Setup of run 1:
## pe_tile_new_unq1
module pe_tile_new_unq1 (
clk,
config_addr,
config_data,
out_BUS16_S0_T0,
in_BUS16_S0_T0,
out_BUS16_S0_T1,
in_BUS16_S0_T1,
out_BUS16_S0_T2,
in_BUS16_S0_T2,
out_BUS16_S0_T3,
in_BUS16_S0_T3,
out_BUS16_S0_T4,
in_BUS16_S0_T4,
out_BUS16_S1_T0,
in_BUS16_S1_T0,
out_BUS16_S1_T1,
in_BUS16_S1_T1,
out_BUS16_S1_T2,
in_BUS16_S1_T2,
out_BUS16_S1_T3,
in_BUS16_S1_T3,
out_BUS16_S1_T4,
in_BUS16_S1_T4,
out_BUS16_S2_T0,
in_BUS16_S2_T0,
out_BUS16_S2_T1,
in_BUS16_S2_T1,
out_BUS16_S2_T2,
in_BUS16_S2_T2,
out_BUS16_S2_T3,
in_BUS16_S2_T3,
out_BUS16_S2_T4,
in_BUS16_S2_T4,
out_BUS16_S3_T0,
in_BUS16_S3_T0,
out_BUS16_S3_T1,
in_BUS16_S3_T1,
out_BUS16_S3_T2,
in_BUS16_S3_T2,
out_BUS16_S3_T3,
in_BUS16_S3_T3,
out_BUS16_S3_T4,
in_BUS16_S3_T4,
out_BUS1_S0_T0,
in_BUS1_S0_T0,
out_BUS1_S0_T1,
in_BUS1_S0_T1,
out_BUS1_S0_T2,
in_BUS1_S0_T2,
out_BUS1_S0_T3,
in_BUS1_S0_T3,
out_BUS1_S0_T4,
in_BUS1_S0_T4,
out_BUS1_S1_T0,
in_BUS1_S1_T0,
out_BUS1_S1_T1,
in_BUS1_S1_T1,
out_BUS1_S1_T2,
in_BUS1_S1_T2,
out_BUS1_S1_T3,
in_BUS1_S1_T3,
out_BUS1_S1_T4,
in_BUS1_S1_T4,
out_BUS1_S2_T0,
in_BUS1_S2_T0,
out_BUS1_S2_T1,
in_BUS1_S2_T1,
out_BUS1_S2_T2,
in_BUS1_S2_T2,
out_BUS1_S2_T3,
in_BUS1_S2_T3,
out_BUS1_S2_T4,
in_BUS1_S2_T4,
out_BUS1_S3_T0,
in_BUS1_S3_T0,
out_BUS1_S3_T1,
in_BUS1_S3_T1,
out_BUS1_S3_T2,
in_BUS1_S3_T2,
out_BUS1_S3_T3,
in_BUS1_S3_T3,
out_BUS1_S3_T4,
in_BUS1_S3_T4,
reset,
tile_id
);
  input clk;
  ...
Size in the first run: roughly 7,600 cells after synthesis, ~550 flip-flops, ~0.050 sq mm of cells after synthesis.
clock: 20.0 ns
lec_check: 0
abc_area: 1
cap_margin: 0
cell_pad_in_sites_global_placement: 3
core_aspect_ratio: 0.86
core_margin: 4
core_utilization: 48
cts_cluster_diameter: 77
cts_cluster_size: 46
gpl_timing_driven: 0
hold_slack_margin: -0.07
max_routing_layer: met5
min_routing_layer: met2
slew_margin: 25
run.sh (not shown) runs the stock make flow with config.mk's settings and CLKGATE_MAP_FILE=.
What ended run 1 was a tool error in global placement without I/O; the run never finished.
For run 2, these inputs were changed with respect to run 1:
- removing CTS_CLUSTER_DIAMETER (formerly 77)
- changing CAP_MARGIN from 0 to 20
- removing CORE_ASPECT_RATIO (formerly 0.86)
- changing CORE_UTILIZATION from 48 to 31
- changing CORE_MARGIN from 4 to 2
- removing GPL_TIMING_DRIVEN (formerly 0)
- removing CTS_CLUSTER_SIZE (formerly 46)
- removing CELL_PAD_IN_SITES_GLOBAL_PLACEMENT (formerly 3)
- removing ABC_AREA (formerly 1)
- changing SLEW_MARGIN from 25 to 20
- removing HOLD_SLACK_MARGIN (formerly -0.07)
- removing MAX_ROUTING_LAYER (formerly met5)
- removing MIN_ROUTING_LAYER (formerly met2)
- changing the clock period (ns, I/O delays scaled along) from 20.0 to 24.9
==> results <==
Looking at the reports, run 2 completed the entire flow and the layout it produced met the timing, design-rule and antenna checks.
The number of core rows of run 2 exceeds that of run 1 by 37%.
Taking run 1 as the reference point, the floorplan net count of run 2 falls by 1,273.
In the reports for run 2 and run 1, the smaller synthesized-area fraction occupied by ao, oa, aoi and oai cells belongs to run 1.
[compare] base=run 1 new=run 2: die width picked up an extra 16%, combined area of all synthesized cells went up, mux share of post-synthesis cell area moved up, post-synthesis cell type count saw an increase.
Relative to run 2, the following input files were edited for run 3:
- CORE_UTILIZATION changed from 31 to 40
- the clock period (ns, I/O delays scaled along) changed from 24.9 to 20.0
Findings:
In run 3 the share of final layout cell area taken by clock buffers and inverters turned out 0.17 points lower than in run 2. Run 3 vs run 2, cell area went down by 0.63%. Run 3: flow completed, timing, DRC and antenna clean. The lower core utilization came out of run 2. Run 3 and run 2 ended up with nearly the same total clock sinks. From run 2 to run 3 the numbers moved as follows: required time at the endpoint of the critical path fell by 3.92 ns, hold slack went down 0.047 ns.
Relative to run 3, the following input files were edited for run 4:
- putting SETUP_SLACK_MARGIN at 0.03 where nothing was set
- swapping 20.0 for 19.0 in the clock period (ns, I/O delays scaled along)
==> comparison <==
Run 4: no failed stages, no open violations at the end
Between run 4 and run 3, the flip-flop and latch share of the layout cell area figures differ only marginally.
Cell area for run 4: 280 sq um up relative to run 3
Run 3 -> run 4: residual antenna-violating net count after detailed routing delta 0, exact match
Min total power across run 3 and run 4: run 3
Of run 3 and run 4, the run reporting the lower global-route wire length before repair was run 4.
On number of vias per cell, run 3 and run 4 are basically level.
The inputs of run 5 differ from those of run 4 as listed below.
- setting CTS_CLUSTER_SIZE to 82 for the first time
- setting HOLD_SLACK_MARGIN to -0.07 for the first time
- removing SETUP_SLACK_MARGIN (formerly 0.03)
- changing the clock period (ns, I/O delays scaled along) from 19.0 to 20.0
### Flow results
Lower final-layout clock-cell area share goes to run 5 over run 4. Compared with run 4, in run 5 power share of the clock group moved down; final worst hold slack went down by 0.038 ns; final layout net count ~0 delta. Compared with run 4, in run 5 buffers plus inverters on the worst setup path has decreased; wire length +about 1%; number of global-route vias before repair picked up an extra 625. The sum of met2 wire segment lengths after detailed routing of run 5 and that of run 4 are within noise of each other. On arrival time of data at the critical path endpoint, the higher figure sits with run 5, not run 4. Run 4 leaves less setup margin than run 5.

---

== build 30 ==
pe_tile_new_unq1 again, from the RTL that the note above started with.
==> flow/design.v (excerpt) <==
module pe_tile_new_unq1 (
clk,
config_addr,
config_data,
out_BUS16_S0_T0,
in_BUS16_S0_T0,
out_BUS16_S0_T1,
in_BUS16_S0_T1,
out_BUS16_S0_T2,
in_BUS16_S0_T2,
out_BUS16_S0_T3,
in_BUS16_S0_T3,
out_BUS16_S0_T4,
in_BUS16_S0_T4,
out_BUS16_S1_T0,
in_BUS16_S1_T0,
out_BUS16_S1_T1,
in_BUS16_S1_T1,
out_BUS16_S1_T2,
in_BUS16_S1_T2,
out_BUS16_S1_T3,
in_BUS16_S1_T3,
out_BUS16_S1_T4,
in_BUS16_S1_T4,
out_BUS16_S2_T0,
in_BUS16_S2_T0,
out_BUS16_S2_T1,
in_BUS16_S2_T1,
out_BUS16_S2_T2,
in_BUS16_S2_T2,
out_BUS16_S2_T3,
in_BUS16_S2_T3,
out_BUS16_S2_T4,
in_BUS16_S2_T4,
out_BUS16_S3_T0,
in_BUS16_S3_T0,
out_BUS16_S3_T1,
in_BUS16_S3_T1,
out_BUS16_S3_T2,
in_BUS16_S3_T2,
out_BUS16_S3_T3,
in_BUS16_S3_T3,
out_BUS16_S3_T4,
in_BUS16_S3_T4,
out_BUS1_S0_T0,
in_BUS1_S0_T0,
out_BUS1_S0_T1,
in_BUS1_S0_T1,
out_BUS1_S0_T2,
in_BUS1_S0_T2,
out_BUS1_S0_T3,
in_BUS1_S0_T3,
out_BUS1_S0_T4,
in_BUS1_S0_T4,
out_BUS1_S1_T0,
in_BUS1_S1_T0,
out_BUS1_S1_T1,
in_BUS1_S1_T1,
out_BUS1_S1_T2,
in_BUS1_S1_T2,
out_BUS1_S1_T3,
in_BUS1_S1_T3,
out_BUS1_S1_T4,
in_BUS1_S1_T4,
out_BUS1_S2_T0,
in_BUS1_S2_T0,
out_BUS1_S2_T1,
in_BUS1_S2_T1,
out_BUS1_S2_T2,
in_BUS1_S2_T2,
out_BUS1_S2_T3,
in_BUS1_S2_T3,
out_BUS1_S2_T4,
in_BUS1_S2_T4,
out_BUS1_S3_T0,
in_BUS1_S3_T0,
out_BUS1_S3_T1,
in_BUS1_S3_T1,
out_BUS1_S3_T2,
in_BUS1_S3_T2,
out_BUS1_S3_T3,
in_BUS1_S3_T3,
out_BUS1_S3_T4,
in_BUS1_S3_T4,
reset,
tile_id
);
clock: 9.73 ns
lec_check: 0
abc_area: 1
cap_margin: 20
core_margin: 2
core_utilization: 72
cts_cluster_diameter: 174
cts_cluster_size: 97
place_density: 0.42
setup_slack_margin: -0.85
slew_margin: 20
tns_end_percent: 20
Build 30: DPL-0033 in clock tree synthesis -> run aborted
For build 23, these inputs were changed with respect to build 30:
# build 30
export LEC_CHECK = 0
export ABC_AREA = 1
export CAP_MARGIN = 20
export CORE_MARGIN = 2
export CORE_UTILIZATION = 72
export CTS_CLUSTER_DIAMETER = 174
export CTS_CLUSTER_SIZE = 97
export PLACE_DENSITY = 0.42
export SETUP_SLACK_MARGIN = -0.85
export SLEW_MARGIN = 20
export TNS_END_PERCENT = 20
create_clock -name core_clock -period 9.73 [get_ports {clk}]
# build 23
export LEC_CHECK = 0
export CAP_MARGIN = 20
export CORE_MARGIN = 2
export CORE_UTILIZATION = 40
export SLEW_MARGIN = 20
create_clock -name core_clock -period 10.6 [get_ports {clk}]
[summary]
To summarise build 23: no stage aborted, but the layout did not pass its checks, failing on setup timing. Relative to build 30, the placed instance count of build 23 is lower by 189. On fraction of registers with async set or reset after synthesis, build 23 tracks build 30 almost exactly. Diff build 30 -> build 23: synthesized netlist cell count went down 17%; final RePlAce weighted congestion fell 25%; multiplexer fraction of the synthesized cell area has increased. Of build 23 and build 30, the higher total die size belongs to build 23. The lower Yosys chip area of build 23 and build 30 is in build 30.
--- input diff build 23..build 72 ---
# build 23
export LEC_CHECK = 0
export CAP_MARGIN = 20
export CORE_MARGIN = 2
export CORE_UTILIZATION = 40
export SLEW_MARGIN = 20
create_clock -name core_clock -period 10.6 [get_ports {clk}]
# build 72
export LEC_CHECK = 0
export ABC_AREA = 0
export CAP_MARGIN = 20
export CELL_PAD_IN_SITES_GLOBAL_PLACEMENT = 1
export CORE_MARGIN = 2
export CORE_UTILIZATION = 50
export CTS_CLUSTER_SIZE = 43
export GPL_ROUTABILITY_DRIVEN = 1
export HOLD_SLACK_MARGIN = 0.29
export MAX_ROUTING_LAYER = met5
export MIN_ROUTING_LAYER = met1
export PLACE_DENSITY = 0.43
export SETUP_SLACK_MARGIN = 2.8
export SLEW_MARGIN = 20
create_clock -name core_clock -period 10.6 [get_ports {clk}]
--- outcome ---
Build 72 finished every stage; the final checks, however, were not passed, the failures being setup timing. Area added between synthesis and finish on build 72 is up relative to build 23. For count of clock-buffer cells in the layout, dividing the value from build 72 by the value from build 23 gives 0.869. Delta(maximum frequency from static timing analysis, build 72 - build 23) > 0. Total power sits higher in build 72 than in build 23. The run with more routed wire is build 23, not build 72. Status: insertion delay of the later-clocked pin in the worst-skew pair parity (build 23, build 72). For total of endpoints with negative setup slack in the final report, build 23 and build 72 come out practically identical. Build 23 -> build 72: placed cell count decreased by a few percent. More vias were needed by build 72 than by build 23. Build 72 vs build 23 — met1 wire length dropped by more than 10%. Across both runs, total global-route track usage was higher for build 72 than for build 23.
> inputs changed (build 72 -> build 57)
# build 72
export LEC_CHECK = 0
export ABC_AREA = 0
export CAP_MARGIN = 20
export CELL_PAD_IN_SITES_GLOBAL_PLACEMENT = 1
export CORE_MARGIN = 2
export CORE_UTILIZATION = 50
export CTS_CLUSTER_SIZE = 43
export GPL_ROUTABILITY_DRIVEN = 1
export HOLD_SLACK_MARGIN = 0.29
export MAX_ROUTING_LAYER = met5
export MIN_ROUTING_LAYER = met1
export PLACE_DENSITY = 0.43
export SETUP_SLACK_MARGIN = 2.8
export SLEW_MARGIN = 20
create_clock -name core_clock -period 10.6 [get_ports {clk}]
# build 57
export LEC_CHECK = 0
export CAP_MARGIN = 20
export CORE_MARGIN = 2
export CORE_UTILIZATION = 55
export CTS_CLUSTER_DIAMETER = 42
export SETUP_SLACK_MARGIN = 2.77
export SLEW_MARGIN = 20
export TNS_END_PERCENT = 5
create_clock -name core_clock -period 10.6 [get_ports {clk}]
Results
- Count of placed standard cells including taps: build 57 vs build 72 down 137
- No final results exist for build 57, since it was stopped by error GRT-0232 during global routing.
- Lower count of cells resized by post-cts repair among build 72 and build 57: build 57
- Build 72 -> build 57: count of distinct cell types in the synthesized netlist delta 0, exact match
- Relative to build 72, the post-CTS repair timing setup buffer count of build 57 is lower by about 27%.
- Per the comparison of build 57 with build 72, final estimated routing congestion in global placement lost 0.015, setup slack after placement now sits lower.
Power and IR drop assume default switching activity.
